## top_module
module top_module(
    input  wire        clkr,
    input  wire        rst,
    input  wire        rxr,
    input  wire [4:0]  btnr,
    output wire        spr,
    output wire [7:0]  hr,
    output wire [7:0]  mr,
    output wire [4:0]  date,
    output wire [4:0]  month,
    output wire [7:0]  year,
    output wire [6:0]  seg,
    output wire [3:0]  an,
    output wire        dp
);
For scale: roughly 1500 cells after synthesis, roughly 9900 µm² of cells after synthesis.
Settings: LEC_CHECK=0, ABC_AREA=1, CAP_MARGIN=20, CORE_MARGIN=2, CORE_UTILIZATION=62, CTS_CLUSTER_DIAMETER=344, CTS_CLUSTER_SIZE=91, SLEW_MARGIN=20; clock period 7.43 ns.
run.sh (not shown) runs the stock make flow with config.mk's settings and CLKGATE_MAP_FILE=.
The starting point passed the timing, DRC and antenna checks.
Edit:
- CORE_ASPECT_RATIO: not set -> 0.5
- CORE_UTILIZATION: 62 -> 72
- CTS_CLUSTER_SIZE: 91 -> 97
- HOLD_SLACK_MARGIN: not set -> 0.29
- PLACE_DENSITY: not set -> 0.4
- SETUP_SLACK_MARGIN: not set -> 2.17
- TNS_END_PERCENT: not set -> 5
What happened: The new run reached the layout checks and failed them: setup timing. Global-route usage climbs by 10 points. Total power came out higher by 23%. Cell area goes up by about 9%.
Edit:
- CORE_ASPECT_RATIO: 0.5 -> not set
- CORE_UTILIZATION: 72 -> 65
- CTS_CLUSTER_DIAMETER: 344 -> not set
- CTS_CLUSTER_SIZE: 97 -> not set
- HOLD_SLACK_MARGIN: 0.29 -> not set
- PLACE_DENSITY: 0.4 -> not set
- SETUP_SLACK_MARGIN: 2.17 -> not set
- TNS_END_PERCENT: 5 -> not set
- clock period: 7.43 -> 6.97 ns (I/O delays scaled with it)
=>
- This time the run finished clean
- worst setup slack gains 0.45 ns
- clock skew is about the same
- sequential share of layout area rises by 2.2 points
- final area falls by 7.8%
- synthesized area stays the same


top_module again, from the RTL that the note above started with.
Settings: LEC_CHECK=0, ABC_AREA=1, CAP_MARGIN=5, CELL_PAD_IN_SITES_DETAIL_PLACEMENT=2, CELL_PAD_IN_SITES_GLOBAL_PLACEMENT=1, CORE_MARGIN=10, CORE_UTILIZATION=30, GPL_ROUTABILITY_DRIVEN=0, GPL_TIMING_DRIVEN=0, HOLD_SLACK_MARGIN=0.24, MAX_ROUTING_LAYER=met5, MIN_ROUTING_LAYER=met1, PLACE_DENSITY=0.41, SETUP_SLACK_MARGIN=-0.21, SLEW_MARGIN=25, TNS_END_PERCENT=85; clock period 9.04 ns.
==> next run, changes <==
- ABC_AREA: 1 -> default
- CAP_MARGIN: 5 -> 20
- CELL_PAD_IN_SITES_DETAIL_PLACEMENT: 2 -> default
- CELL_PAD_IN_SITES_GLOBAL_PLACEMENT: 1 -> default
- CORE_MARGIN: 10 -> 2
- CORE_UTILIZATION: 30 -> 66
- GPL_ROUTABILITY_DRIVEN: 0 -> default
- GPL_TIMING_DRIVEN: 0 -> default
- HOLD_SLACK_MARGIN: 0.24 -> default
- MAX_ROUTING_LAYER: met5 -> default
- MIN_ROUTING_LAYER: met1 -> default
- PLACE_DENSITY: 0.41 -> default
- SETUP_SLACK_MARGIN: -0.21 -> default
- SLEW_MARGIN: 25 -> 20
- TNS_END_PERCENT: 85 -> default
- clock period: 9.04 -> 8.79 ns (I/O delays scaled with it)
=> Count of clock-buffer cells in the layout goes down by 2. Synthesized area is higher by a few percent. Routed wire length is lower by a quarter to a third. Worst setup slack loses 0.52 ns. Flip-flop count stays the same. Register-to-register slack is worse by 0.73 ns. Power falls by a quarter to a third.


oak:
Starting RTL as in the previous note.
Settings: LEC_CHECK=0, CAP_MARGIN=20, CORE_MARGIN=7, CORE_UTILIZATION=40, CTS_CLUSTER_SIZE=48, PLACE_DENSITY=0.42, SETUP_SLACK_MARGIN=0.88, SLEW_MARGIN=20, TNS_END_PERCENT=65; clock period 10.0 ns.
Relative to oak, the following input files were edited for pine:
- a change of CORE_UTILIZATION from 40 to 58
- a deleted TNS_END_PERCENT that had been 65
- a deleted SETUP_SLACK_MARGIN that had been 0.88
- a change of CTS_CLUSTER_SIZE from 48 to 99
- an added CTS_CLUSTER_DIAMETER of 400
- a change of CORE_MARGIN from 7 to 2
- a deleted PLACE_DENSITY that had been 0.42
Findings:
Against oak as the reference, pine delivers a lower power share of the clock group. Lower routed length per instance was reported by pine, not oak. Compared oak against pine; area share of buffers outside the clock network within noise. In the flow results for oak and pine, the worst-case setup slack after placement is smaller on oak. Going from oak to pine, largest net degree at the start of global routing rose about 7%; die outline area fell 0.012 mm2. pine vs. oak: final-layout worst hold slack higher; total non-filler cell area in the finished layout shows a reduction of about 1.5%; synthesis-to-finish area growth decreased 1.6 points; core outline area moved down. ~same number of vias in the routed layout in oak and pine.
Here is what was changed in the inputs of birch compared with pine.
- setting CORE_ASPECT_RATIO to 0.5 for the first time
- setting TNS_END_PERCENT to 5 for the first time
- changing CORE_MARGIN from 2 to 9
## What came out
Relative to pine, relative max-transition margin has gone up in birch. Met2 track demand over resource in global routing (birch over pine): decrease, 9.4 points. Compared to pine, birch shows a wider setup margin. Between pine and birch, the wire length on met2 figures differ only marginally. Of the two values seen for cell at the slowest stage of the critical path, sky130_fd_sc_hd__ha_1 was produced by pine and sky130_fd_sc_hd__a2111oi_0 by birch. Number of buffers and inverters on the critical path: birch vs pine identical. | post-route fraction of the period consumed by the critical path | pine vs birch | ≈ equal |. Reported for birch and pine, number of buffers inserted during clock tree synthesis turned out identical to the last digit.
Modified inputs, maple compared to birch
- setting ABC_AREA to 1 for the first time
- removing CORE_ASPECT_RATIO (formerly 0.5)
- changing CORE_MARGIN from 9 to 2
- setting SETUP_SLACK_MARGIN to 2.71 for the first time
Notes after the runs:
- Worst slew margin relative to its limit | maple above birch
- Compare maple and birch | wire length of the first global-routing pass lower: maple
- The faster design of the two is maple; birch tops out lower.
- In the metrics for maple and birch, the one carrying the lower met1 wire length is maple.
- The via count of maple exceeds that of birch by 344.
- Between maple and birch, the die footprint is higher for birch.
- For the time the final worst path needs with I/O delays and setup, maple came in 1.45 ns lower than birch did.
- In maple relative to birch, number of multi-input logic gates had gone up by a few percent.
- Largest vdd supply drop ended up 60% higher on maple than on birch.
- Taking birch as the reference, in maple worst setup margin went up 1.45 ns; number of unique standard cell types used by synthesis now smaller.
Power figures rest on the tool's default switching activity, not on a simulated workload.
